<file path="flow/design.v">
`timescale 1ns / 1ps
module multiplier (
    input  wire        clk,
    input  wire        rst,      
    input  wire [31:0] x,        
    input  wire [31:0] y,        
    input  wire        start,    
    output reg  [63:0] z,        
    output wire        busy      
  );
  localparam IDLE = 1'b0;
  localparam CALC = 1'b1;
  reg        state;
  reg [5:0]  count;
  reg [31:0] M;
  reg [64:0] P;
  reg        busy_r;
  assign busy = busy_r;
  wire [31:0] A = P[64:33];
  wire [1:0]  booth_bits = P[1:0];
  wire [31:0] add_sub_val = (booth_bits == 2'b01) ? M :
       (booth_bits == 2'b10) ? (~M + 1'b1) : 32'd0;
  wire [31:0] next_A = A + add_sub_val;
  wire [64:0] next_P = {next_A[31], next_A, P[32:1]};
  always @(posedge clk or posedge rst)
  begin
    if (rst)
    begin
      state  <= IDLE;
      count  <= 6'd0;
      M      <= 32'd0;
      P      <= 65'd0;
      z      <= 64'd0;
      busy_r <= 1'b0;
    end
    else
    begin
      case (state)
        IDLE:
        begin
          if (start)
          begin
            M      <= x;
            P      <= {32'd0, y, 1'b0};
            count  <= 6'd0;
            busy_r <= 1'b1;
            state  <= CALC;
          end
        end
        CALC:
        begin
          P <= next_P;
          count <= count + 1'b1;
          if (count == 6'd31)
          begin
            state  <= IDLE;
            z      <= next_P[64:1];
            busy_r <= 1'b0;
          end
        end
      endcase
    end
  end
endmodule
`timescale 1ns / 1ps
module mac (
    input  wire        clk,
    input  wire        rst,
    input  wire [31:0] x,
    input  wire [31:0] y,
    input  wire        start,
    output wire [31:0] z,
    output wire        busy
  );
  wire        busy0;
  wire        busy1;
  wire        busy2;
  wire        busy3;
  wire [31:0] x0 = {{24{x[ 7]}}, x[ 7: 0]};
  wire [31:0] x1 = {{24{x[15]}}, x[15: 8]};
  wire [31:0] x2 = {{24{x[23]}}, x[23:16]};
  wire [31:0] x3 = {{24{x[31]}}, x[31:24]};
  wire [31:0] y0 = {{24{y[ 7]}}, y[ 7: 0]};
  wire [31:0] y1 = {{24{y[15]}}, y[15: 8]};
  wire [31:0] y2 = {{24{y[23]}}, y[23:16]};
  wire [31:0] y3 = {{24{y[31]}}, y[31:24]};
  wire [63:0] result0;
  wire [63:0] result1;
  wire [63:0] result2;
  wire [63:0] result3;
  assign busy = busy0 | busy1 | busy2 | busy3;
  assign z    = result0[31:0] + result1[31:0] + result2[31:0] + result3[31:0];
  multiplier U_mul0 (
               .clk    (clk),
               .rst    (rst),
               .x      (x0),
               .y      (y0),
               .start  (start),
               .z      (result0),
               .busy   (busy0)
             );
  multiplier U_mul1 (
               .clk    (clk),
               .rst    (rst),
               .x      (x1),
               .y      (y1),
               .start  (start),
               .z      (result1),
               .busy   (busy1)
             );
  multiplier U_mul2 (
               .clk    (clk),
               .rst    (rst),
               .x      (x2),
               .y      (y2),
               .start  (start),
               .z      (result2),
               .busy   (busy2)
             );
  multiplier U_mul3 (
               .clk    (clk),
               .rst    (rst),
               .x      (x3),
               .y      (y3),
               .start  (start),
               .z      (result3),
               .busy   (busy3)
             );
endmodule
</file>
<file path="flow/run.sh">
#!/bin/bash
# the make line also repeats each setting of config.mk as NAME=value (left out here)
make -C /OpenROAD-flow-scripts/flow DESIGN_CONFIG=/design/flow/config.mk WORK_HOME=/design/flow/orfs CLKGATE_MAP_FILE= finish
</file>
<file path="flow/config.mk">
export PLATFORM = sky130hd
export DESIGN_NAME = mac
export DESIGN_NICKNAME = mac
export VERILOG_FILES = /design/flow/design.v
export SDC_FILE = /design/flow/constraint.sdc
export NUM_CORES = 4
export LEC_CHECK = 0
export CAP_MARGIN = 15
export CORE_MARGIN = 2
export CORE_UTILIZATION = 40
export CTS_CLUSTER_SIZE = 71
export GPL_TIMING_DRIVEN = 0
export MAX_ROUTING_LAYER = met4
export SLEW_MARGIN = 15
</file>
<file path="flow/constraint.sdc">
create_clock -name core_clock -period 5.54 [get_ports {clk}]
set_input_delay 1.1080 -clock core_clock [delete_from_list [all_inputs] [get_ports {clk}]]
set_output_delay 1.1080 -clock core_clock [all_outputs]
set_load 0.01 [all_outputs]
</file>
==> results.py, run 1 <==
# Auto-generated metrics
metrics = {
    "placement": {
        "io_buffers": 98,
        "place_congestion": 0.911,
        "place_hpwl_um": 60900,
        "dp_slack_ps": -878,
    },
    "yosys": {
        "synthDistinctLibCells": 84,
        "ys_seq_share_pct": 38.9,
        "ys_warn_count": 1,
        "syn-cell-area_um2": 28800,
        "ys_sh_aoi_pct": 20.5,
        "topCombFamilyByArea": "AND-OR/OR-AND gates",
        "postSynthAreaPerCell_um2": 8.76,
        "yosys_cells": 3287,
        "ys_chip_area_um2": 28800,
        "ys.flop_type": "dfrtp_1",
        "area_leaders": "dfrtp_1, ha_1, nand2_1",
        "syn_nets": 3631,
        "xor_share_pct": 4.50,
        "yosys.area.top_type": "dfrtp_1",
        "top_area_share_pct": 38.9,
        "synthArstFlopShare_pct": 100,
        "adder_share_pct": 13.8,
        "edf_count": 0,
        "synthesis.instances": 3287,
        "most_common_cell": "nand2_1",
        "synth_flops": 448,
        "common_cells": "nand2_1, dfrtp_1, o21ai_0",
        "synthSimpleGateAreaFrac_pct": 14.6,
        "mux_area_share_pct": 2.79,
    },
    "die": {
        "initial_utilization_pct": 40.4,
        "fp.coreArea_um2": 71400,
        "fp.dieW_um": 272,
        "die_h_um": 272,
        "die-area_um2": 74200,
        "rows": 98,
        "ioPinCount": 100,
    },
    "timing": {
        "setup_viol": 4,
        "timing.hold.ws_ps": 478,
        "relSlewSlack_pct": 27.3,
        "setup-tns-final_ps": -308,
        "fmax_mhz": 178,
        "fin_crit_sh_pct": 102,
        "tightest_slew_ps": 1090,
        "final_max_slew_viol_count": 0,
        "rsz0062_at_grt": "yes",
        "final-hold-violation-count": 0,
        "finClkSkew_ps": 30.6,
        "period_needed_ps": 5630,
        "setup_slack_ps": -91.8,
    },
    "layout": {
        "area_growth_pct": 16.4,
        "layout.nets": 3818,
    },
    "cts": {
        "insertion_delay_ps": 620,
        "numClockSinks": 448,
        "htree_levels": 2,
        "clock-root-buffer": "clkbuf_16",
        "cts_tree": "built",
        "hold_buffers": 0,
        "cts_buffers": 52,
        "path_clk_slew_ps": 60,
        "clockBufferDepth": 3,
    },
    "routing": {
        "wl_met1_um": 38100,
        "dr_wl_met3_um": 4000,
        "topRoutingLayerUsed": "met4",
        "diodes": 0,
        "via_count": 23900,
        "drt-initial-drc-count": 1775,
        "wl_per_cell_um": 18.2,
        "wl_met2_um": 37600,
        "totalWireLength_um": 81300,
        "ant_nets": 0,
        "drc": 0,
        "viasPerCell": 5.35,
        "drt_pass1_iterations": 5,
    },
    "worst_setup_path": {
        "r2r_end": "U_mul3.P[58]",
        "crit_type": "flop to output port",
        "path_delay_family": "adder cells",
        "start_kind": "flop",
        "required_ps": 4430,
        "critPathCaptureType": "output port",
        "cp_data_arrival_time_ps": 4520,
        "startpoint": "U_mul0.z[1]",
        "path_buffers": 3,
        "slowest_stage": "fa_1",
        "endpoint": "z[31]",
        "rr_startpoint": "U_mul3.M[4]",
        "rrSetupSlack_ps": 600,
        "crit_cells": 16,
        "reg2regPathDepth": 12,
        "slowest_delay_ps": 500,
        "path_max_fanout": 3,
        "cp_cell_sequence": "inv_2, fa_1, fa_1, inv_2, ha_4, fa_2, a21oi_2, o21bai_2, a211oi_4, o31ai_4, a21oi_4, o21bai_4, nand3_4, o211ai_1, xnor2_2, buf_2",
    },
    "global_routing": {
        "antenna_found_initial": 0,
        "grt_pass1_wl_um": 130000,
        "overflow": 0,
        "grt_pass1_vias": 23500,
        "grt_usage_pct": 22.6,
        "grt_max_degree": 35,
    },
    "worst_hold_path": {
        "holdCritStartpoint": "U_mul3.P[63]",
        "hp-class": "flop to flop",
        "min_to": "U_mul3.P[63]",
        "min_path_cells": 1,
    },
    "job": {
        "maxCapViolCount": 0,
        "warnings": 45,
    },
    "run_status": {
        "violations": "setup timing",
        "status": "complete, but fails checks",
    },
}
[per-stage QoR]
stage               area, um^2  util (%)  std cells
floorplan                28800         -       3287
global placement         31000      43.4       4335
detailed placement       31300      43.8       4350
CTS                      33300      46.7       4457
global route             33500      47.0       4468
finish                   33500      47.0       4468
[layout make-up]
class	count	area [um^2]
buffer	161	607
fill	6856	37900
clock inverter	28	393
multi-input combinational	2458	16400
tap	950	1190
timing repair buffer	135	1430
inverter	218	822
sequential	448	11200
clock buffer	70	1470
[repair_timing]
item,CTS,global route
gates cloned,0,0
endpoints found under the hold margin,0,0
gates resized,70,37
endpoints found under the setup margin,18,16
pin swaps,22,21
setup buffers,11,12
[per-layer routing]
metal / vias up / global-route usage, %
met5: - / -
met4: 0 / 5.05
met1: 11600 / 30.7
met2: 510 / 36.0
met3: 87 / 3.02
li1: 11700 / -
==> inputs of run 2 (changes only) <==
- ABC_AREA: not set -> 1
- CAP_MARGIN: 15 -> 5
- CORE_UTILIZATION: 40 -> 71
- CTS_CLUSTER_DIAMETER: not set -> 29
- CTS_CLUSTER_SIZE: 71 -> 39
- GPL_TIMING_DRIVEN: 0 -> not set
- PLACE_DENSITY: not set -> 0.35
- SETUP_SLACK_MARGIN: not set -> -0.22
- SLEW_MARGIN: 15 -> 40
- clock period: 5.54 -> 3.82 ns (I/O delays scaled with it)
==> run 2 against run 1 <==
Compared with the run above: the layout fails its checks (capacitance limit, slew limit, setup timing); critical path depth fell by 1; via count rose by 55%; first-iteration DRC count went up to 4.1 times the previous value; non-clock buffer count decreased by 14; sequential share of layout area down 5.0 points; critical path type unchanged; highest routed layer unchanged.
==> results.py, run 2 <==
# Auto-generated metrics
metrics = {
    "run_status": {
        "status": "complete, but fails checks",
        "violations": "capacitance limit, slew limit, setup timing",
    },
    "cts": {
        "cts_tree": "built",
        "insertion_delay_ps": 720,
        "cts_buffers": 97,
        "hold_buffers": 0,
        "htree_levels": 3,
        "path_clk_slew_ps": 60,
        "clock-root-buffer": "clkbuf_16",
        "numClockSinks": 448,
        "clockBufferDepth": 3,
    },
    "timing": {
        "timing.hold.ws_ps": 479,
        "final-hold-violation-count": 0,
        "final_max_slew_viol_count": 2,
        "fin_crit_sh_pct": 139,
        "setup_slack_ps": -1470,
        "fmax_mhz": 189,
        "tightest_slew_ps": 1540,
        "relSlewSlack_pct": -3.87,
        "setup_viol": 47,
        "rsz0062_at_grt": "yes",
        "finClkSkew_ps": 54.5,
        "period_needed_ps": 5290,
    },
    "yosys": {
        "ys_seq_share_pct": 34.9,
        "synthSimpleGateAreaFrac_pct": 28.5,
        "most_common_cell": "nand2_1",
        "synth_flops": 448,
        "synthDistinctLibCells": 47,
        "ys_sh_aoi_pct": 11.8,
        "ys_chip_area_um2": 32100,
        "yosys_cells": 4562,
        "top_area_share_pct": 34.9,
        "yosys.area.top_type": "dfrtp_1",
        "common_cells": "nand2_1, inv_1, dfrtp_1",
        "xor_share_pct": 1.06,
        "postSynthAreaPerCell_um2": 7.04,
        "area_leaders": "dfrtp_1, nand2_1, inv_1",
        "topCombFamilyByArea": "simple AND/OR/NAND/NOR gates",
        "syn_nets": 4906,
        "synthesis.instances": 4562,
        "synthArstFlopShare_pct": 100,
        "adder_share_pct": 12.3,
        "mux_area_share_pct": 0,
        "edf_count": 0,
        "ys_warn_count": 1,
        "syn-cell-area_um2": 32100,
        "ys.flop_type": "dfrtp_1",
    },
    "routing": {
        "viasPerCell": 6.72,
        "ant_nets": 0,
        "drc": 0,
        "drt_pass1_iterations": 22,
        "drt-initial-drc-count": 7252,
        "totalWireLength_um": 135000,
        "via_count": 37100,
        "wl_per_cell_um": 24.5,
    },
    "worst_setup_path": {
        "r2r_end": "U_mul1.P[45]",
        "cp_data_arrival_time_ps": 4530,
        "path_max_fanout": 4,
        "path_buffers": 4,
        "critPathCaptureType": "output port",
        "reg2regPathDepth": 19,
        "rr_startpoint": "U_mul1.M[1]",
        "slowest_stage": "fa_1",
        "cpMostUsedCell": "nand2_2",
        "path_delay_family": "adder cells",
        "endpoint": "z[27]",
        "slowest_delay_ps": 670,
        "rrSetupSlack_ps": -280,
        "start_kind": "flop",
        "cp_cell_sequence": "inv_1, fa_1, fa_1, inv_1, ha_4, nand2_2, nor2_2, buf_4, nand2_2, nand2_2, nand4_1, nand2_1, nand2_1, nand2_2, buf_6",
        "crit_cells": 15,
        "crit_type": "flop to output port",
        "required_ps": 3060,
        "startpoint": "U_mul0.z[9]",
    },
    "die": {
        "rows": 77,
        "initial_utilization_pct": 72.3,
        "die-area_um2": 46900,
        "fp.dieW_um": 217,
        "ioPinCount": 100,
        "die_h_um": 217,
        "fp.coreArea_um2": 44400,
    },
    "placement": {
        "dp_slack_ps": -485,
        "io_buffers": 99,
        "numPlacedInstances": 5309,
        "place_hpwl_um": 70300,
        "place_congestion": 1.01,
        "dpl_cell_area_um2": 34600,
    },
    "job": {
        "warnings": 47,
        "maxCapViolCount": 1,
    },
    "worst_hold_path": {
        "min_to": "U_mul0.P[39]",
        "holdCritStartpoint": "U_mul0.P[39]",
        "hp-class": "flop to flop",
        "min_path_cells": 2,
    },
    "layout": {
        "design_area_um2": 39400,
        "final_cells": 5525,
        "layout.nets": 5181,
        "area_growth_pct": 22.7,
    },
    "global_routing": {
        "antenna_found_initial": 13,
        "grt_pass1_wl_um": 184000,
        "grt_max_degree": 96,
        "grt_pass1_vias": 34900,
        "overflow": 0,
        "grt_usage_pct": 51.9,
    },
}
## run 2: what timing repair did
action,CTS,global route
buffers inserted,15,15
setup endpoints to repair,30,52
resized,326,141
pin swaps,61,87
## run 2: layer usage
layer	global-route usage (%)	wire length (um)	share of wire, %	vias up
li1	-	-	-	15000
met3	17.2	22400	17	1601
met1	58.8	42800	32	16600
met5	-	0	0	-
met2	77.1	55400	41	3927
met4	37.9	14700	11	0
## run 2: stage by stage
step / TNS, ps / util (%)
detailed placement: -8720 / 77.9
floorplan: -1344510 / -
global placement: -7110 / 77.8
CTS: -13900 / 87.3
global route: -38260 / 88.7
finish: -33730 / 88.8
## run 2: cell type report
class,instances,area [um^2]
inverters,831,3130
diodes,16,40.0
clock inverters,62,646
flip-flops and latches,448,11200
clock buffers,117,2560
repair buffers,282,2500
fillers,2160,4990
multi-input cells,3177,18600
well taps,592,741
==> inputs of run 3 (changes only) <==
- ABC_AREA: 1 -> not set
- CAP_MARGIN: 5 -> 30
- CELL_PAD_IN_SITES_DETAIL_PLACEMENT: not set -> 2
- CELL_PAD_IN_SITES_GLOBAL_PLACEMENT: not set -> 3
- CORE_ASPECT_RATIO: not set -> 1.13
- CORE_UTILIZATION: 71 -> 45
- CTS_CLUSTER_DIAMETER: 29 -> 135
- CTS_CLUSTER_SIZE: 39 -> 40
- GPL_ROUTABILITY_DRIVEN: not set -> 0
- GPL_TIMING_DRIVEN: not set -> 0
- HOLD_SLACK_MARGIN: not set -> -0.08
- MIN_ROUTING_LAYER: not set -> met2
- PLACE_DENSITY: 0.35 -> not set
- PLACE_DENSITY_LB_ADDON: not set -> 0.2
- SETUP_SLACK_MARGIN: -0.22 -> not set
- SLEW_MARGIN: 40 -> 5
- clock period: 3.82 -> 6.76 ns (I/O delays scaled with it)
==> run 3 against run 2 <==
Compared with the run above: the flow now stops in 3_3_place_gp; synthesized area is 10% lower; die size is 41% higher; synthesized cell count is 28% lower.
==> results.py, run 3 <==
# Flow results
metrics = {
    "run_status": {
        "status": "aborted with a tool error",
        "lastStage": "3_3_place_gp",
        "first-error": "[ERROR FLW-0024] Place density exceeds 1.0 (current PLACE_DENSITY_LB_ADDON =  0.2). Please check if the value of  PLACE_DENSITY_LB_ADDON is between 0 and 0.99.",
    },
    "yosys": {
        "yosys_cells": 3287,
        "mux_area_share_pct": 2.79,
        "most_common_cell": "nand2_1",
        "ys_chip_area_um2": 28800,
        "common_cells": "nand2_1, dfrtp_1, o21ai_0",
        "xor_share_pct": 4.50,
        "ys.flop_type": "dfrtp_1",
        "synthDistinctLibCells": 84,
        "top_area_share_pct": 38.9,
        "synth_flops": 448,
        "edf_count": 0,
        "ys_sh_aoi_pct": 20.5,
        "syn-cell-area_um2": 28800,
        "ys_seq_share_pct": 38.9,
        "adder_share_pct": 13.8,
        "synthSimpleGateAreaFrac_pct": 14.6,
        "area_leaders": "dfrtp_1, ha_1, nand2_1",
        "synthesis.instances": 3287,
        "syn_nets": 3631,
        "yosys.area.top_type": "dfrtp_1",
        "ys_warn_count": 1,
        "postSynthAreaPerCell_um2": 8.76,
        "topCombFamilyByArea": "AND-OR/OR-AND gates",
        "synthArstFlopShare_pct": 100,
    },
    "die": {
        "die-area_um2": 66000,
        "rows": 98,
        "initial_utilization_pct": 45.5,
        "die_h_um": 273,
        "fp.coreArea_um2": 63300,
        "fp.dieW_um": 242,
        "ioPinCount": 100,
    },
}
==> inputs of run 4 (changes only) <==
- ABC_AREA: not set -> 0
- CAP_MARGIN: 30 -> 20
- CELL_PAD_IN_SITES_DETAIL_PLACEMENT: 2 -> 0
- CELL_PAD_IN_SITES_GLOBAL_PLACEMENT: 3 -> not set
- CORE_ASPECT_RATIO: 1.13 -> not set
- CORE_UTILIZATION: 45 -> 72
- CTS_CLUSTER_DIAMETER: 135 -> 195
- CTS_CLUSTER_SIZE: 40 -> 12
- GPL_ROUTABILITY_DRIVEN: 0 -> not set
- GPL_TIMING_DRIVEN: 0 -> 1
- HOLD_SLACK_MARGIN: -0.08 -> -0.09
- MAX_ROUTING_LAYER: met4 -> not set
- MIN_ROUTING_LAYER: met2 -> not set
- PLACE_DENSITY_LB_ADDON: 0.2 -> 0.28
- SETUP_SLACK_MARGIN: not set -> 1.24
- clock period: 6.76 -> 4.15 ns (I/O delays scaled with it)
==> run 4 against run 3 <==
Compared with the run above: the flow stops in 5_1_grt; die size shrank 37%; synthesized cell count is the same; synthesized area is the same.
==> results.py, run 4 <==
# Flow results
metrics = {
    "yosys": {
        "synthSimpleGateAreaFrac_pct": 14.6,
        "syn-cell-area_um2": 28800,
        "common_cells": "nand2_1, dfrtp_1, o21ai_0",
        "synthArstFlopShare_pct": 100,
        "ys.flop_type": "dfrtp_1",
        "most_common_cell": "nand2_1",
        "synthDistinctLibCells": 84,
        "xor_share_pct": 4.50,
        "ys_warn_count": 1,
        "mux_area_share_pct": 2.79,
        "edf_count": 0,
        "synthesis.instances": 3287,
        "yosys.area.top_type": "dfrtp_1",
        "ys_seq_share_pct": 38.9,
        "topCombFamilyByArea": "AND-OR/OR-AND gates",
        "yosys_cells": 3287,
        "syn_nets": 3631,
        "ys_sh_aoi_pct": 20.5,
        "top_area_share_pct": 38.9,
        "adder_share_pct": 13.8,
        "synth_flops": 448,
        "area_leaders": "dfrtp_1, ha_1, nand2_1",
        "postSynthAreaPerCell_um2": 8.76,
        "ys_chip_area_um2": 28800,
    },
    "placement": {
        "place_hpwl_um": 55200,
        "io_buffers": 99,
        "place_congestion": 0.973,
    },
    "cts": {
        "clockBufferDepth": 3,
        "hold_buffers": 0,
        "cts_buffers": 43,
        "clock-root-buffer": "clkbuf_16",
        "htree_levels": 2,
        "numClockSinks": 448,
    },
    "die": {
        "fp.coreArea_um2": 39600,
        "fp.dieW_um": 204,
        "die_h_um": 204,
        "rows": 73,
        "ioPinCount": 100,
        "initial_utilization_pct": 72.6,
        "die-area_um2": 41600,
    },
    "run_status": {
        "status": "aborted with a tool error",
        "lastStage": "5_1_grt",
        "first-error": "[ERROR GRT-0232] Routing congestion too high. Check the congestion heatmap in the GUI.",
    },
    "global_routing": {
        "grt_usage_pct": 89.9,
        "overflow": 487,
    },
}
run 4: metrics by stage:
stage          area, um^2  worst slack [ps]  instances
3_5_place_dp        32000             -1070       3937
2_1_floorplan       29500             -2740       3287
4_1_cts             35700             -1140       4092
3_3_place_gp        32000              -897       3937
run 4: what timing repair did:
item                                    CTS
resized                                 470
endpoints found under the setup margin  130
buffers inserted                        104
pin swaps                               216
run 4: per-layer routing:
layer  track usage (%)  overflow
met3              80.6        26
met2               101       252
met5              51.1         1
met4              96.1       205
met1              87.5         3
==> inputs of run 5 (changes only) <==
- ABC_AREA: 0 -> not set
- CAP_MARGIN: 20 -> 15
- CELL_PAD_IN_SITES_DETAIL_PLACEMENT: 0 -> not set
- CORE_UTILIZATION: 72 -> 71
- CTS_CLUSTER_DIAMETER: 195 -> not set
- CTS_CLUSTER_SIZE: 12 -> 40
- GPL_TIMING_DRIVEN: 1 -> not set
- HOLD_SLACK_MARGIN: -0.09 -> not set
- PLACE_DENSITY_LB_ADDON: 0.28 -> not set
- SETUP_SLACK_MARGIN: 1.24 -> 1.38
- SLEW_MARGIN: 5 -> 20
- clock period: 4.15 -> 5.22 ns (I/O delays scaled with it)
==> run 5 against run 4 <==
Compared with the run above: now fails the layout checks on setup timing; synthesized cell count did not move; synthesized area stayed put; die size up 1.4%.
==> results.py, run 5 <==
# Auto-generated metrics
metrics = {
    "yosys": {
        "ys_seq_share_pct": 38.9,
        "adder_share_pct": 13.8,
        "ys.flop_type": "dfrtp_1",
        "yosys_cells": 3287,
        "postSynthAreaPerCell_um2": 8.76,
        "ys_chip_area_um2": 28800,
        "ys_warn_count": 1,
        "edf_count": 0,
        "yosys.area.top_type": "dfrtp_1",
        "ys_sh_aoi_pct": 20.5,
        "synthDistinctLibCells": 84,
        "most_common_cell": "nand2_1",
        "mux_area_share_pct": 2.79,
        "syn_nets": 3631,
        "common_cells": "nand2_1, dfrtp_1, o21ai_0",
        "synthSimpleGateAreaFrac_pct": 14.6,
        "synth_flops": 448,
        "topCombFamilyByArea": "AND-OR/OR-AND gates",
        "synthArstFlopShare_pct": 100,
        "syn-cell-area_um2": 28800,
        "xor_share_pct": 4.50,
        "area_leaders": "dfrtp_1, ha_1, nand2_1",
        "top_area_share_pct": 38.9,
        "synthesis.instances": 3287,
    },
    "layout": {
        "ff_latch_area_um2": 11200,
        "layout.nets": 3795,
        "final_cells": 4018,
        "logic_area_um2": 18400,
        "fill_cells": 1791,
        "design_area_um2": 35300,
        "area_growth_pct": 22.7,
    },
    "placement": {
        "dp_slack_ps": -141,
        "io_buffers": 99,
        "place_hpwl_um": 49900,
        "place_congestion": 0.933,
        "dpl_cell_area_um2": 30300,
        "numPlacedInstances": 3788,
    },
    "routing": {
        "ant_nets": 0,
        "wl_met1_um": 33500,
        "drt_pass1_iterations": 9,
        "totalWireLength_um": 95400,
        "wl_per_cell_um": 23.7,
        "via_count": 27700,
        "dr_wl_met3_um": 9490,
        "wl_met2_um": 45900,
        "drt-initial-drc-count": 3886,
        "viasPerCell": 6.91,
        "topRoutingLayerUsed": "met5",
        "drc": 0,
    },
    "worst_hold_path": {
        "hp-class": "flop to flop",
        "min_path_cells": 2,
        "min_to": "U_mul0.P[40]",
        "holdCritStartpoint": "U_mul0.P[40]",
    },
    "global_routing": {
        "grt_max_degree": 158,
        "antenna_found_initial": 3,
        "grt_usage_pct": 39.7,
        "overflow": 0,
        "grt_pass1_wl_um": 134000,
        "grt_pass1_vias": 26200,
    },
    "die": {
        "fp.dieW_um": 205,
        "fp.coreArea_um2": 39900,
        "die-area_um2": 42200,
        "rows": 73,
        "die_h_um": 205,
        "initial_utilization_pct": 72.1,
        "ioPinCount": 100,
    },
    "timing": {
        "setup_viol": 16,
        "final-hold-violation-count": 0,
        "final_max_slew_viol_count": 0,
        "setup-tns-final_ps": -4320,
        "tightest_slew_ps": 1250,
        "finClkSkew_ps": 28.8,
        "fmax_mhz": 175,
        "setup_slack_ps": -482,
        "rsz0062_at_grt": "yes",
        "timing.hold.ws_ps": 490,
        "period_needed_ps": 5700,
        "relSlewSlack_pct": 16.6,
        "fin_crit_sh_pct": 109,
    },
    "cts": {
        "htree_levels": 2,
        "cts_buffers": 49,
        "path_clk_slew_ps": 70,
        "cts_tree": "built",
        "clockBufferDepth": 3,
        "insertion_delay_ps": 620,
        "clock-root-buffer": "clkbuf_16",
        "numClockSinks": 448,
    },
    "worst_setup_path": {
        "cp_data_arrival_time_ps": 4660,
        "rrSetupSlack_ps": 770,
        "r2r_end": "U_mul3.P[63]",
        "cp_cell_sequence": "inv_2, fa_1, fa_1, inv_1, ha_2, fa_2, a21oi_2, o21bai_2, a211oi_4, o31ai_4, a21oi_2, o21bai_4, a31o_4, a221oi_2, xnor2_1, buf_2",
        "start_kind": "flop",
        "critPathCaptureType": "output port",
        "rr_startpoint": "U_mul3.M[1]",
        "reg2regPathDepth": 16,
        "endpoint": "z[29]",
        "path_buffers": 3,
        "path_delay_family": "AND-OR/OR-AND gates",
        "required_ps": 4180,
        "crit_cells": 16,
        "crit_type": "flop to output port",
        "slowest_delay_ps": 510,
        "startpoint": "U_mul2.z[1]",
        "path_max_fanout": 3,
        "slowest_stage": "fa_1",
    },
    "run_status": {
        "violations": "setup timing",
        "status": "complete, but fails checks",
    },
    "job": {
        "warnings": 51,
        "maxCapViolCount": 0,
    },
}
[run 5: what timing repair did]
item,CTS,global route
pin swaps,108,127
hold buffers,0,0
endpoints found under the setup margin,86,88
endpoints found under the hold margin,0,0
buffers inserted,79,58
resized,329,257
[run 5: area by class of cell]
cell class	instances	area share, %
Multi-Input combinational cell	2458	52.1
Tap cell	525	1.86
Inverter	218	2.35
Clock inverter	36	1.48
Sequential cell	448	31.8
Timing Repair Buffer	276	6.80
Clock buffer	56	3.66
Antenna cell	1	0.00708
[run 5: per-layer routing]
layer  track usage (%)  up-vias
met3              6.94      633
met2              67.7     2063
met4              19.7        2
met1              49.0    13300
met5                 0        -
li1                  -    11700
[run 5: stage by stage]
stage | util, %
6_report | 88.5
5_1_grt | 88.5
4_1_cts | 84.5
3_5_place_dp | 76.0
3_3_place_gp | 76.0
2_1_floorplan | -
==> inputs of run 6 (changes only) <==
- CORE_UTILIZATION: 71 -> 40
- CTS_CLUSTER_SIZE: 40 -> 71
- MAX_ROUTING_LAYER: not set -> met4
- SETUP_SLACK_MARGIN: 1.38 -> not set
- clock period: 5.22 -> 7.0 ns (I/O delays scaled with it)
==> run 6 against run 5 <==
Compared with the run above: the run now finishes clean; count of clock-buffer cells in the layout rose by 23; register-to-register slack improved by 1300 ps; final area fell by 7.8%; synthesized cell count did not move; via count fell by 18%; critical path depth did not move; core utilization fell by 43 points; synthesized area did not move; highest routed layer is now met4.
==> results.py, run 6 <==
# Auto-generated metrics
metrics = {
    "timing": {
        "setup-tns-final_ps": 0,
        "fmax_mhz": 150,
        "fin_crit_sh_pct": 95.0,
        "setup_viol": 0,
        "relSlewSlack_pct": 26.5,
        "tightest_slew_ps": 1100,
        "period_needed_ps": 6650,
        "rsz0062_at_grt": "no",
        "finClkSkew_ps": 23.3,
        "final_max_slew_viol_count": 0,
        "final-hold-violation-count": 0,
        "timing.hold.ws_ps": 481,
    },
    "cts": {
        "cts_tree": "built",
        "cts_buffers": 54,
        "insertion_delay_ps": 620,
        "hold_buffers": 0,
        "numClockSinks": 448,
        "clock-root-buffer": "clkbuf_16",
        "htree_levels": 2,
        "clockBufferDepth": 3,
        "path_clk_slew_ps": 60,
        "cts_setup_buffers": 0,
    },
    "yosys": {
        "postSynthAreaPerCell_um2": 8.76,
        "most_common_cell": "nand2_1",
        "synthDistinctLibCells": 84,
        "mux_area_share_pct": 2.79,
        "synthesis.instances": 3287,
        "ys_seq_share_pct": 38.9,
        "common_cells": "nand2_1, dfrtp_1, o21ai_0",
        "xor_share_pct": 4.50,
        "area_leaders": "dfrtp_1, ha_1, nand2_1",
        "ys_warn_count": 1,
        "syn_nets": 3631,
        "yosys.area.top_type": "dfrtp_1",
        "yosys_cells": 3287,
        "ys.flop_type": "dfrtp_1",
        "topCombFamilyByArea": "AND-OR/OR-AND gates",
        "synth_flops": 448,
        "syn-cell-area_um2": 28800,
        "ys_sh_aoi_pct": 20.5,
        "ys_chip_area_um2": 28800,
        "top_area_share_pct": 38.9,
        "synthSimpleGateAreaFrac_pct": 14.6,
        "adder_share_pct": 13.8,
        "edf_count": 0,
        "synthArstFlopShare_pct": 100,
    },
    "global_routing": {
        "grt_pass1_vias": 22700,
        "antenna_found_initial": 2,
        "grt_usage_pct": 20.2,
        "grt_max_degree": 147,
        "overflow": 0,
        "grt_pass1_wl_um": 120000,
    },
    "die": {
        "rows": 98,
        "initial_utilization_pct": 40.4,
        "die-area_um2": 74200,
        "fp.coreArea_um2": 71400,
        "fp.dieW_um": 272,
        "ioPinCount": 100,
        "die_h_um": 272,
    },
    "layout": {
        "area_growth_pct": 13.2,
        "fill_cells": 6990,
        "layout.nets": 3645,
    },
    "worst_setup_path": {
        "slowest_delay_ps": 550,
        "endpoint": "z[29]",
        "path_delay_family": "AND-OR/OR-AND gates",
        "cp_data_arrival_time_ps": 5250,
        "slowest_stage": "clkdlybuf4s50_1",
        "rr_startpoint": "U_mul3.M[4]",
        "crit_cells": 16,
        "cp_cell_sequence": "inv_1, fa_1, fa_1, inv_1, ha_1, fa_1, a21oi_1, o21bai_1, a211oi_2, o31ai_4, a21oi_1, o21bai_2, a31o_2, a221oi_1, xnor2_1, clkdlybuf4s50_1",
        "startpoint": "U_mul2.z[1]",
        "reg2regPathDepth": 12,
        "rrSetupSlack_ps": 2040,
        "path_buffers": 3,
        "cpMostUsedCell": "fa_1",
        "crit_type": "flop to output port",
        "start_kind": "flop",
        "critPathCaptureType": "output port",
        "r2r_end": "U_mul3.P[58]",
        "required_ps": 5600,
        "path_max_fanout": 3,
    },
    "routing": {
        "via_count": 22800,
        "diodes": 0,
        "ant_nets": 0,
        "wl_per_cell_um": 16.7,
        "drt_pass1_iterations": 5,
        "drc": 0,
        "drt-initial-drc-count": 1513,
        "totalWireLength_um": 71900,
        "viasPerCell": 5.31,
    },
    "placement": {
        "place_congestion": 0.897,
        "place_hpwl_um": 49200,
        "io_buffers": 99,
    },
    "job": {
        "warnings": 49,
        "maxCapViolCount": 0,
    },
    "worst_hold_path": {
        "min_path_cells": 1,
        "min_to": "U_mul3.count[5]",
        "hp-class": "flop to flop",
        "holdCritStartpoint": "U_mul3.count[5]",
    },
    "run_status": {
        "status": "finished clean",
    },
}
==> run 6: stage by stage <==
stage | util [%] | std cells | area, um^2 | worst slack [ps]
final | 45.7 | 4297 | 32600 | 353
after global routing | 45.7 | 4297 | 32600 | 33.3
after CTS | 45.6 | 4297 | 32600 | 51.9
after detailed placement | 42.9 | 4195 | 30600 | 552
after global placement | 42.9 | 4195 | 30600 | 586
after floorplan | - | 3287 | 28800 | -457
==> run 6: what timing repair did <==
action                                  4_1_cts  5_1_grt
endpoints found under the setup margin        1        3
gates resized                                 1        4
pin swaps                                     0        2
==> run 6: final cells by class <==
cell class | instances | area, um^2 | share of cell area (%)
repair buffers | 121 | 1190 | 3.65
multi-input cells | 2458 | 16200 | 49.8
flip-flops and latches | 448 | 11200 | 34.4
clock buffers | 79 | 1600 | 4.89
clock inverters | 23 | 353 | 1.08
well taps | 950 | 1190 | 3.65
inverters | 218 | 825 | 2.53
==> run 6: layer usage <==
layer  global-route usage [%]  vias up  share of wire, %
li1                         -    11400                 -
met2                     30.9      356                44
met3                     2.26       91               3.5
met4                     5.09        0               2.1
met5                        -        -                 0
met1                     28.7    11000                50
==> inputs of run 7 (changes only) <==
- CORE_UTILIZATION: 40 -> 71
- CTS_CLUSTER_DIAMETER: not set -> 29
- CTS_CLUSTER_SIZE: 71 -> 40
- SETUP_SLACK_MARGIN: not set -> 1.38
- clock period: 7.0 -> 5.39 ns (I/O delays scaled with it)
==> run 7 against run 6 <==
Compared with the run above: now fails the layout checks on setup timing; flip-flop count stayed put; global-route usage is 24 points higher; critical endpoint is now z[30]; worst hold slack gained 4.6 ps.
==> results.py, run 7 <==
# Auto-generated metrics
metrics = {
    "worst_setup_path": {
        "crit_type": "flop to output port",
        "cp_data_arrival_time_ps": 4840,
        "crit_cells": 15,
        "r2r_end": "U_mul3.P[59]",
        "critPathCaptureType": "output port",
        "cp_cell_sequence": "inv_1, fa_1, fa_1, inv_1, ha_1, a21o_1, a21o_1, a21oi_2, o211ai_1, a31oi_4, o31ai_4, a311o_2, a221oi_2, xnor2_1, buf_2",
        "path_delay_family": "AND-OR/OR-AND gates",
        "rr_startpoint": "U_mul3.M[2]",
        "path_max_fanout": 4,
        "startpoint": "U_mul0.z[10]",
        "required_ps": 4310,
        "start_kind": "flop",
        "rrSetupSlack_ps": 930,
        "endpoint": "z[30]",
        "slowest_delay_ps": 560,
        "reg2regPathDepth": 18,
        "path_buffers": 3,
        "slowest_stage": "dfrtp_1",
    },
    "global_routing": {
        "grt_pass1_wl_um": 144000,
        "grt_usage_pct": 44.5,
        "antenna_found_initial": 8,
        "grt_pass1_vias": 27800,
        "grt_max_degree": 152,
        "overflow": 0,
    },
    "cts": {
        "clock-root-buffer": "clkbuf_16",
        "cts_buffers": 101,
        "path_clk_slew_ps": 60,
        "numClockSinks": 448,
        "hold_buffers": 0,
        "cts_tree": "built",
        "htree_levels": 3,
        "clockBufferDepth": 3,
        "insertion_delay_ps": 700,
    },
    "timing": {
        "fin_crit_sh_pct": 110,
        "tightest_slew_ps": 1290,
        "timing.hold.ws_ps": 486,
        "final_max_slew_viol_count": 0,
        "setup_slack_ps": -529,
        "period_needed_ps": 5920,
        "setup_viol": 19,
        "final-hold-violation-count": 0,
        "rsz0062_at_grt": "yes",
        "fmax_mhz": 169,
        "finClkSkew_ps": 38.3,
        "relSlewSlack_pct": 13.9,
    },
    "placement": {
        "numPlacedInstances": 3778,
        "dp_slack_ps": -80.3,
        "place_congestion": 0.933,
        "io_buffers": 99,
        "place_hpwl_um": 49500,
    },
    "yosys": {
        "ys_seq_share_pct": 38.9,
        "adder_share_pct": 13.8,
        "edf_count": 0,
        "synthesis.instances": 3287,
        "ys_sh_aoi_pct": 20.5,
        "area_leaders": "dfrtp_1, ha_1, nand2_1",
        "common_cells": "nand2_1, dfrtp_1, o21ai_0",
        "syn_nets": 3631,
        "ys_chip_area_um2": 28800,
        "synthArstFlopShare_pct": 100,
        "yosys.area.top_type": "dfrtp_1",
        "ys_warn_count": 1,
        "synth_flops": 448,
        "yosys_cells": 3287,
        "ys.flop_type": "dfrtp_1",
        "mux_area_share_pct": 2.79,
        "synthDistinctLibCells": 84,
        "top_area_share_pct": 38.9,
        "postSynthAreaPerCell_um2": 8.76,
        "xor_share_pct": 4.50,
        "most_common_cell": "nand2_1",
        "topCombFamilyByArea": "AND-OR/OR-AND gates",
        "synthSimpleGateAreaFrac_pct": 14.6,
        "syn-cell-area_um2": 28800,
    },
    "run_status": {
        "status": "complete, but fails checks",
        "violations": "setup timing",
    },
    "die": {
        "ioPinCount": 100,
        "initial_utilization_pct": 72.1,
        "fp.coreArea_um2": 39900,
        "rows": 73,
        "die_h_um": 205,
        "fp.dieW_um": 205,
        "die-area_um2": 42200,
    },
    "routing": {
        "topRoutingLayerUsed": "met4",
        "wl_per_cell_um": 27.4,
        "ant_nets": 0,
        "drc": 0,
        "viasPerCell": 7.37,
        "via_count": 30200,
        "wl_met2_um": 51100,
        "drt_pass1_iterations": 12,
        "totalWireLength_um": 112000,
        "drt-initial-drc-count": 5684,
        "dr_wl_met3_um": 14300,
        "wl_met1_um": 36100,
    },
    "worst_hold_path": {
        "holdCritStartpoint": "U_mul0.P[40]",
        "min_to": "U_mul0.P[40]",
        "min_path_cells": 2,
        "hp-class": "flop to flop",
    },
    "layout": {
        "final_cells": 4094,
        "layout.nets": 3818,
        "area_growth_pct": 26.6,
        "fill_cells": 1436,
    },
    "job": {
        "warnings": 49,
        "maxCapViolCount": 0,
    },
}
==> run 7: timing repair <==
action / CTS / global route
endpoints found under the hold margin: 0 / 0
pin swaps: 76 / 119
endpoints found under the setup margin: 86 / 86
gates resized: 296 / 216
buffers inserted: 48 / 70
==> run 7: stage by stage <==
| step | setup TNS [ps] | utilization [%] | cell area (um^2) |
|---|---|---|---|
| global route | -6320 | 91.3 | 36500 |
| CTS | -894 | 87.4 | 34900 |
| detailed placement | -146 | 75.9 | 30300 |
| finish | -6060 | 91.3 | 36500 |
| global placement | 0 | 75.9 | 30300 |
| floorplan | -781830 | - | 28900 |
==> run 7: cell type report <==
type | count | area, um^2 | share of cell area [%]
Tap cell | 525 | 657 | 1.80
Multi-Input combinational cell | 2458 | 18000 | 49.3
Antenna cell | 7 | 17.5 | 0.0480
Timing Repair Buffer | 247 | 2160 | 5.92
Inverter | 218 | 825 | 2.26
Sequential cell | 448 | 11200 | 30.8
Clock inverter | 64 | 842 | 2.31
Clock buffer | 127 | 2750 | 7.53
==> run 7: routing by layer <==
| metal | up-vias | GRT usage (%) |
|---|---|---|
| met5 | - | - |
| met4 | 0 | 25.0 |
| met3 | 1121 | 9.72 |
| met2 | 3083 | 73.1 |
| met1 | 14200 | 50.6 |
| li1 | 11800 | - |
==> inputs of run 8 (changes only) <==
- ABC_AREA: not set -> 0
- CAP_MARGIN: 15 -> 5
- CELL_PAD_IN_SITES_DETAIL_PLACEMENT: not set -> 1
- CORE_UTILIZATION: 71 -> 60
- CTS_CLUSTER_DIAMETER: 29 -> not set
- CTS_CLUSTER_SIZE: 40 -> not set
- MAX_ROUTING_LAYER: met4 -> not set
- PLACE_DENSITY_LB_ADDON: not set -> 0.18
- SETUP_SLACK_MARGIN: 1.38 -> not set
- TNS_END_PERCENT: not set -> 65
- clock period: 5.39 -> 3.97 ns (I/O delays scaled with it)
==> run 8 against run 7 <==
Compared with the run above: the flow now stops in 4_1_cts; synthesized area unchanged; synthesized cell count unchanged; die size rose by 18%.
==> results.py, run 8 <==
# Flow results
metrics = {
    "run_status": {
        "status": "aborted with a tool error",
        "lastStage": "4_1_cts",
        "first-error": "[ERROR DPL-0033] detailed placement checks failed during check placement.",
    },
    "yosys": {
        "adder_share_pct": 13.8,
        "top_area_share_pct": 38.9,
        "most_common_cell": "nand2_1",
        "ys.flop_type": "dfrtp_1",
        "syn_nets": 3631,
        "synthSimpleGateAreaFrac_pct": 14.6,
        "yosys_cells": 3287,
        "synth_flops": 448,
        "synthesis.instances": 3287,
        "common_cells": "nand2_1, dfrtp_1, o21ai_0",
        "edf_count": 0,
        "synthDistinctLibCells": 84,
        "mux_area_share_pct": 2.79,
        "ys_chip_area_um2": 28800,
        "synthArstFlopShare_pct": 100,
        "ys_warn_count": 1,
        "yosys.area.top_type": "dfrtp_1",
        "ys_sh_aoi_pct": 20.5,
        "ys_seq_share_pct": 38.9,
        "postSynthAreaPerCell_um2": 8.76,
        "topCombFamilyByArea": "AND-OR/OR-AND gates",
        "area_leaders": "dfrtp_1, ha_1, nand2_1",
        "xor_share_pct": 4.50,
        "syn-cell-area_um2": 28800,
    },
    "die": {
        "initial_utilization_pct": 60.6,
        "rows": 80,
        "die-area_um2": 49800,
        "fp.coreArea_um2": 47500,
        "ioPinCount": 100,
        "die_h_um": 223,
        "fp.dieW_um": 223,
    },
    "placement": {
        "numPlacedInstances": 4139,
        "place_congestion": 0.949,
        "dpl_cell_area_um2": 32300,
        "io_buffers": 99,
        "dp_slack_ps": -1810,
        "place_hpwl_um": 82400,
    },
}
run 8: per-stage QoR:
stage          setup TNS (ps)
3_5_place_dp           -38520
3_3_place_gp           -23350
2_1_floorplan        -1293930
==> inputs of run 9 (changes only) <==
- ABC_AREA: 0 -> not set
- CAP_MARGIN: 5 -> 20
- CELL_PAD_IN_SITES_DETAIL_PLACEMENT: 1 -> 0
- CORE_UTILIZATION: 60 -> 70
- CTS_CLUSTER_DIAMETER: not set -> 293
- CTS_CLUSTER_SIZE: not set -> 93
- GPL_TIMING_DRIVEN: not set -> 1
- MAX_ROUTING_LAYER: not set -> met4
- PLACE_DENSITY_LB_ADDON: 0.18 -> 0.05
- SETUP_SLACK_MARGIN: not set -> -0.02
- SLEW_MARGIN: 20 -> 5
- TNS_END_PERCENT: 65 -> not set
- clock period: 3.97 -> 2.14 ns (I/O delays scaled with it)
==> run 9 against run 8 <==
Compared with the run above: the run again fails in 4_1_cts; die size decreased by 14%; synthesized cell count unchanged; synthesized area unchanged.
==> results.py, run 9 <==
# Flow results
metrics = {
    "run_status": {
        "status": "aborted with a tool error",
        "lastStage": "4_1_cts",
        "first-error": "[ERROR DPL-0033] detailed placement checks failed during check placement.",
    },
    "yosys": {
        "synthDistinctLibCells": 84,
        "adder_share_pct": 13.8,
        "syn-cell-area_um2": 28800,
        "synthArstFlopShare_pct": 100,
        "postSynthAreaPerCell_um2": 8.76,
        "top_area_share_pct": 38.9,
        "yosys_cells": 3287,
        "syn_nets": 3631,
        "common_cells": "nand2_1, dfrtp_1, o21ai_0",
        "xor_share_pct": 4.50,
        "ys_sh_aoi_pct": 20.5,
        "area_leaders": "dfrtp_1, ha_1, nand2_1",
        "topCombFamilyByArea": "AND-OR/OR-AND gates",
        "ys.flop_type": "dfrtp_1",
        "ys_seq_share_pct": 38.9,
        "edf_count": 0,
        "yosys.area.top_type": "dfrtp_1",
        "synthSimpleGateAreaFrac_pct": 14.6,
        "ys_warn_count": 1,
        "ys_chip_area_um2": 28800,
        "most_common_cell": "nand2_1",
        "synth_flops": 448,
        "synthesis.instances": 3287,
        "mux_area_share_pct": 2.79,
    },
    "placement": {
        "dpl_cell_area_um2": 35900,
        "numPlacedInstances": 4423,
        "place_congestion": 0.987,
        "dp_slack_ps": -2710,
        "io_buffers": 99,
        "place_hpwl_um": 63700,
    },
    "die": {
        "fp.dieW_um": 207,
        "die-area_um2": 42800,
        "rows": 74,
        "die_h_um": 207,
        "ioPinCount": 100,
        "fp.coreArea_um2": 40700,
        "initial_utilization_pct": 70.7,
    },
}
-- run 9: per-stage QoR --
stage | hold slack, ps
detailed placement | 472
global placement | 466
floorplan | 445
==> inputs of run 10 (changes only) <==
- ABC_AREA: not set -> 1
- CELL_PAD_IN_SITES_DETAIL_PLACEMENT: 0 -> not set
- CORE_UTILIZATION: 70 -> 72
- CTS_CLUSTER_DIAMETER: 293 -> not set
- CTS_CLUSTER_SIZE: 93 -> 75
- GPL_TIMING_DRIVEN: 1 -> not set
- MAX_ROUTING_LAYER: met4 -> not set
- PLACE_DENSITY_LB_ADDON: 0.05 -> 0.24
- SETUP_SLACK_MARGIN: -0.02 -> 0.69
- SLEW_MARGIN: 5 -> 20
- clock period: 2.14 -> 4.01 ns (I/O delays scaled with it)
==> run 10 against run 9 <==
Compared with the run above: now fails the layout checks on setup timing; synthesized area increased by 12%; die size increased by 8.3%; synthesized cell count rose by 39%.
==> results.py, run 10 <==
# Auto-generated metrics
metrics = {
    "worst_setup_path": {
        "path_buffers": 1,
        "r2r_end": "U_mul0.P[56]",
        "rrSetupSlack_ps": 400,
        "rr_startpoint": "U_mul0.M[2]",
        "reg2regPathDepth": 16,
        "slowest_delay_ps": 570,
        "start_kind": "flop",
        "cp_cell_sequence": "fa_1, fa_1, ha_1, nand2_1, o21ai_0, nand2_1, nand2_1, nor2_1, nand2_1, nand2_1, nand2_2, buf_6",
        "required_ps": 3210,
        "path_delay_family": "adder cells",
        "crit_type": "flop to output port",
        "path_max_fanout": 4,
        "critPathCaptureType": "output port",
        "startpoint": "U_mul0.z[24]",
        "endpoint": "z[29]",
        "cpMostUsedCell": "nand2_1",
        "crit_cells": 12,
        "cp_data_arrival_time_ps": 3900,
        "slowest_stage": "fa_1",
    },
    "timing": {
        "period_needed_ps": 4700,
        "tightest_slew_ps": 1020,
        "fin_crit_sh_pct": 117,
        "rsz0062_at_grt": "yes",
        "final_max_slew_viol_count": 0,
        "final-hold-violation-count": 0,
        "setup_viol": 29,
        "finClkSkew_ps": 47.3,
        "timing.hold.ws_ps": 461,
        "setup_slack_ps": -687,
        "fmax_mhz": 213,
        "relSlewSlack_pct": 31.6,
    },
    "routing": {
        "wl_met2_um": 52800,
        "wl_met1_um": 41300,
        "via_count": 35300,
        "drt-initial-drc-count": 6136,
        "viasPerCell": 6.46,
        "dr_wl_met3_um": 16000,
        "wl_per_cell_um": 22.1,
        "totalWireLength_um": 121000,
        "ant_nets": 0,
        "drc": 0,
        "topRoutingLayerUsed": "met5",
        "drt_pass1_iterations": 12,
    },
    "global_routing": {
        "grt_pass1_wl_um": 164000,
        "overflow": 0,
        "antenna_found_initial": 3,
        "grt_max_degree": 144,
        "grt_usage_pct": 44.1,
        "grt_pass1_vias": 31600,
    },
    "yosys": {
        "synthDistinctLibCells": 47,
        "ys_chip_area_um2": 32100,
        "ys_sh_aoi_pct": 11.8,
        "ys.flop_type": "dfrtp_1",
        "synth_flops": 448,
        "postSynthAreaPerCell_um2": 7.04,
        "yosys.area.top_type": "dfrtp_1",
        "yosys_cells": 4562,
        "mux_area_share_pct": 0,
        "top_area_share_pct": 34.9,
        "area_leaders": "dfrtp_1, nand2_1, inv_1",
        "ys_seq_share_pct": 34.9,
        "synthSimpleGateAreaFrac_pct": 28.5,
        "synthArstFlopShare_pct": 100,
        "synthesis.instances": 4562,
        "common_cells": "nand2_1, inv_1, dfrtp_1",
        "syn-cell-area_um2": 32100,
        "most_common_cell": "nand2_1",
        "xor_share_pct": 1.06,
        "syn_nets": 4906,
        "topCombFamilyByArea": "simple AND/OR/NAND/NOR gates",
        "ys_warn_count": 1,
        "adder_share_pct": 12.3,
        "edf_count": 0,
    },
    "placement": {
        "dp_slack_ps": -282,
        "dpl_cell_area_um2": 34600,
        "place_hpwl_um": 71200,
        "place_congestion": 1.04,
        "io_buffers": 99,
    },
    "die": {
        "rows": 77,
        "die_h_um": 215,
        "ioPinCount": 100,
        "die-area_um2": 46300,
        "initial_utilization_pct": 72.8,
        "fp.coreArea_um2": 44100,
        "fp.dieW_um": 215,
    },
    "job": {
        "maxCapViolCount": 0,
        "warnings": 48,
    },
    "cts": {
        "clock-root-buffer": "clkbuf_16",
        "cts_buffers": 48,
        "numClockSinks": 448,
        "path_clk_slew_ps": 70,
        "cts_tree": "built",
        "clockBufferDepth": 3,
        "htree_levels": 2,
        "insertion_delay_ps": 680,
        "hold_buffers": 0,
    },
    "run_status": {
        "violations": "setup timing",
        "status": "complete, but fails checks",
    },
    "layout": {
        "fill_cells": 2159,
        "ff_latch_area_um2": 11200,
        "logic_area_um2": 19800,
        "layout.nets": 5166,
        "design_area_um2": 39400,
        "area_growth_pct": 22.5,
    },
    "worst_hold_path": {
        "hp-class": "input pin to asynchronous set/reset pin",
    },
}
[run 10: cell type report]
| type | count | share of cell area, % |
|---|---|---|
| Sequential cell | 448 | 28.5 |
| Tap cell | 592 | 1.88 |
| Multi-Input combinational cell | 3177 | 50.3 |
| Inverter | 831 | 8.00 |
| Clock buffer | 65 | 3.37 |
| Clock inverter | 24 | 0.932 |
| Timing Repair Buffer | 316 | 7.04 |
| Antenna cell | 1 | 0.00636 |
[run 10: stage by stage]
stage	std cells	utilization (%)	TNS (ps)
after floorplan	4562	-	-1276420
after global placement	5297	78.3	-2610
after detailed placement	5297	78.3	-4470
after CTS	5406	84.2	-9450
after global routing	5453	89.2	-15360
final	5454	89.2	-13720
[run 10: per-layer routing]
layer | vias up | GRT usage [%]
met2 | 3127 | 70.0
li1 | 14900 | -
met4 | 4 | 23.5
met5 | - | 0
met3 | 1029 | 7.66
met1 | 16200 | 58.2
[run 10: repair_timing]
item                       4_1_cts  5_1_grt
buffers inserted                20       46
resized                        328      449
pin swaps                       71      155
setup endpoints to repair      116      126
==> inputs of run 11 (changes only) <==
- ABC_AREA: 1 -> not set
- CORE_UTILIZATION: 72 -> 40
- CTS_CLUSTER_SIZE: 75 -> not set
- PLACE_DENSITY_LB_ADDON: 0.24 -> not set
- SETUP_SLACK_MARGIN: 0.69 -> 0.55
- clock period: 4.01 -> 6.72 ns (I/O delays scaled with it)
==> run 11 against run 10 <==
Compared with the run above: now clean on timing, DRC and antenna; via count fell by 35%; synthesized area fell by 10%; worst hold slack improved by 16 ps; critical endpoint unchanged; largest cell class unchanged; critical path depth up 5; highest routed layer is now met4.
==> results.py, run 11 <==
# Auto-generated metrics
metrics = {
    "run_status": {
        "status": "finished clean",
    },
    "yosys": {
        "topCombFamilyByArea": "AND-OR/OR-AND gates",
        "synthArstFlopShare_pct": 100,
        "ys_warn_count": 1,
        "ys_seq_share_pct": 38.9,
        "ys_sh_aoi_pct": 20.5,
        "ys.flop_type": "dfrtp_1",
        "mux_area_share_pct": 2.79,
        "xor_share_pct": 4.50,
        "syn_nets": 3631,
        "area_leaders": "dfrtp_1, ha_1, nand2_1",
        "synth_flops": 448,
        "synthesis.instances": 3287,
        "synthSimpleGateAreaFrac_pct": 14.6,
        "edf_count": 0,
        "synthDistinctLibCells": 84,
        "ys_chip_area_um2": 28800,
        "yosys_cells": 3287,
        "common_cells": "nand2_1, dfrtp_1, o21ai_0",
        "top_area_share_pct": 38.9,
        "syn-cell-area_um2": 28800,
        "adder_share_pct": 13.8,
        "most_common_cell": "nand2_1",
        "yosys.area.top_type": "dfrtp_1",
        "postSynthAreaPerCell_um2": 8.76,
    },
    "global_routing": {
        "grt.met3_usage_pct": 2.59,
        "top_usage_layer": "met2",
        "antenna_found_initial": 1,
        "met1_usage_pct": 28.4,
        "gr-usage-met2_pct": 30.1,
        "grt_usage_pct": 19.3,
        "overflow": 0,
        "grt_pass1_vias": 22500,
        "grt_pass1_wl_um": 118000,
        "grt_max_degree": 170,
    },
    "timing": {
        "setup_slack_ps": 689,
        "final_max_slew_viol_count": 0,
        "fin_crit_sh_pct": 89.7,
        "finClkSkew_ps": 23.9,
        "setup_viol": 0,
        "period_needed_ps": 6030,
        "tightest_slew_ps": 1110,
        "final-hold-violation-count": 0,
        "setup-tns-final_ps": 0,
        "fmax_mhz": 166,
        "relSlewSlack_pct": 25.4,
        "rsz0062_at_grt": "yes",
    },
    "die": {
        "die-area_um2": 74200,
        "fp.dieW_um": 272,
        "fp.coreArea_um2": 71400,
        "initial_utilization_pct": 40.4,
        "die_h_um": 272,
        "rows": 98,
        "ioPinCount": 100,
    },
    "placement": {
        "place_hpwl_um": 49100,
        "numPlacedInstances": 4199,
        "dp_slack_ps": 491,
        "dpl_cell_area_um2": 30600,
        "io_buffers": 99,
        "place_congestion": 0.866,
    },
    "worst_setup_path": {
        "path_buffers": 4,
        "critPathCaptureType": "output port",
        "cp_cell_sequence": "inv_1, fa_1, fa_1, inv_1, ha_1, fa_2, a21oi_4, o21bai_4, a211oi_4, o31ai_4, a21oi_2, o21bai_2, buf_4, a31o_2, a221oi_2, xnor2_1, buf_2",
        "r2r_end": "U_mul3.P[60]",
        "rr_startpoint": "U_mul3.M[4]",
        "rrSetupSlack_ps": 1750,
        "endpoint": "z[29]",
        "required_ps": 5380,
        "slowest_stage": "fa_1",
        "path_max_fanout": 3,
        "reg2regPathDepth": 15,
        "cp_data_arrival_time_ps": 4690,
        "slowest_delay_ps": 490,
        "startpoint": "U_mul1.z[1]",
        "start_kind": "flop",
        "crit_type": "flop to output port",
        "crit_cells": 17,
        "path_delay_family": "AND-OR/OR-AND gates",
    },
    "cts": {
        "cts_buffers": 54,
        "clock-root-buffer": "clkbuf_16",
        "insertion_delay_ps": 610,
        "clockBufferDepth": 3,
        "numClockSinks": 448,
        "htree_levels": 2,
        "cts_setup_buffers": 0,
        "path_clk_slew_ps": 60,
        "hold_buffers": 0,
        "cts_tree": "built",
    },
    "worst_hold_path": {
        "min_path_cells": 1,
        "holdCritStartpoint": "U_mul3.P[63]",
        "hp-class": "flop to flop",
        "min_to": "U_mul3.P[63]",
    },
    "job": {
        "maxCapViolCount": 0,
        "warnings": 50,
    },
    "layout": {
        "design_area_um2": 32600,
        "finish.utilization_pct": 45.7,
        "ff_latch_area_um2": 11200,
        "layout.nets": 3649,
        "logic_area_um2": 16300,
        "area_growth_pct": 13.3,
        "fill_cells": 7012,
        "final_cells": 4297,
    },
    "routing": {
        "drc": 0,
        "viasPerCell": 5.32,
        "ant_nets": 0,
        "via_count": 22900,
        "drt_pass1_iterations": 5,
        "drt-initial-drc-count": 1571,
        "totalWireLength_um": 71200,
        "wl_per_cell_um": 16.6,
    },
}
run 11: layout make-up:
type                            count  share of cell area [%]
Multi-Input combinational cell   2458                    50.0
Clock inverter                     17                   0.717
Sequential cell                   448                    34.4
Inverter                          218                    2.53
Tap cell                          950                    3.64
Antenna cell                        1                 0.00767
Timing Repair Buffer              125                    3.69
Clock buffer                       80                    5.03
run 11: what timing repair did:
item	CTS	global route
pin swaps	8	9
gates cloned	0	0
endpoints found under the setup margin	11	9
resized	19	17
run 11: layer usage:
layer	wire length [um]	part of all wire, %	vias to the layer above
met1	35900	50	11000
met4	1280	1.8	0
met2	31200	44	369
met5	0	0	-
met3	2870	4.0	84
li1	-	-	11400
run 11: stage by stage:
| step | hold slack [ps] |
|---|---|
| 4_1_cts | 485 |
| 2_1_floorplan | 445 |
| 6_report | 477 |
| 3_5_place_dp | 474 |
| 3_3_place_gp | 468 |
| 5_1_grt | 514 |
==> inputs of run 12 (changes only) <==
- ABC_AREA: not set -> 1
- CELL_PAD_IN_SITES_DETAIL_PLACEMENT: not set -> 0
- CORE_UTILIZATION: 40 -> 72
- CTS_CLUSTER_DIAMETER: not set -> 195
- CTS_CLUSTER_SIZE: not set -> 12
- GPL_TIMING_DRIVEN: not set -> 1
- HOLD_SLACK_MARGIN: not set -> -0.09
- PLACE_DENSITY: not set -> 0.4
- SETUP_SLACK_MARGIN: 0.55 -> 1.22
- SLEW_MARGIN: 20 -> 5
- clock period: 6.72 -> 4.15 ns (I/O delays scaled with it)
==> run 12 against run 11 <==
Compared with the run above: the flow now stops in 5_1_grt; synthesized area is 12% higher; die size is 38% lower; synthesized cell count is 39% higher.
==> results.py, run 12 <==
# Flow results
metrics = {
    "run_status": {
        "status": "aborted with a tool error",
        "lastStage": "5_1_grt",
        "first-error": "[ERROR GRT-0232] Routing congestion too high. Check the congestion heatmap in the GUI.",
    },
    "cts": {
        "clock-root-buffer": "clkbuf_16",
        "hold_buffers": 0,
        "clockBufferDepth": 3,
        "htree_levels": 2,
        "cts_buffers": 43,
        "numClockSinks": 448,
    },
    "yosys": {
        "xor_share_pct": 1.06,
        "top_area_share_pct": 34.9,
        "ys_sh_aoi_pct": 11.8,
        "topCombFamilyByArea": "simple AND/OR/NAND/NOR gates",
        "synth_flops": 448,
        "area_leaders": "dfrtp_1, nand2_1, inv_1",
        "yosys.area.top_type": "dfrtp_1",
        "syn_nets": 4906,
        "ys_seq_share_pct": 34.9,
        "mux_area_share_pct": 0,
        "synthArstFlopShare_pct": 100,
        "postSynthAreaPerCell_um2": 7.04,
        "most_common_cell": "nand2_1",
        "synthDistinctLibCells": 47,
        "synthSimpleGateAreaFrac_pct": 28.5,
        "adder_share_pct": 12.3,
        "yosys_cells": 4562,
        "synthesis.instances": 4562,
        "syn-cell-area_um2": 32100,
        "ys_warn_count": 1,
        "edf_count": 0,
        "ys.flop_type": "dfrtp_1",
        "common_cells": "nand2_1, inv_1, dfrtp_1",
        "ys_chip_area_um2": 32100,
    },
    "global_routing": {
        "overflow": 41,
        "grt_usage_pct": 80.4,
    },
    "die": {
        "die_h_um": 215,
        "fp.dieW_um": 215,
        "die-area_um2": 46300,
        "initial_utilization_pct": 72.8,
        "fp.coreArea_um2": 44100,
        "ioPinCount": 100,
        "rows": 77,
    },
    "placement": {
        "io_buffers": 99,
        "dp_slack_ps": -8.14,
        "place_hpwl_um": 69500,
        "place_congestion": 0.994,
        "dpl_cell_area_um2": 34300,
    },
}
run 12: timing repair:
action                     4_1_cts
setup endpoints to repair      130
hold endpoints to repair         0
buffers inserted                80
cloned                           0
pin swaps                      284
gates resized                  727
run 12: stage by stage:
step,cells,util (%)
2_1_floorplan,4562,-
3_3_place_gp,5204,77.8
3_5_place_dp,5204,77.8
4_1_cts,5332,86.9
run 12: layer usage:
metal,overflow,GRT usage (%)
met5,0,34.9
met4,18,80.3
met3,2,68.5
met2,19,94.8
met1,2,79.8
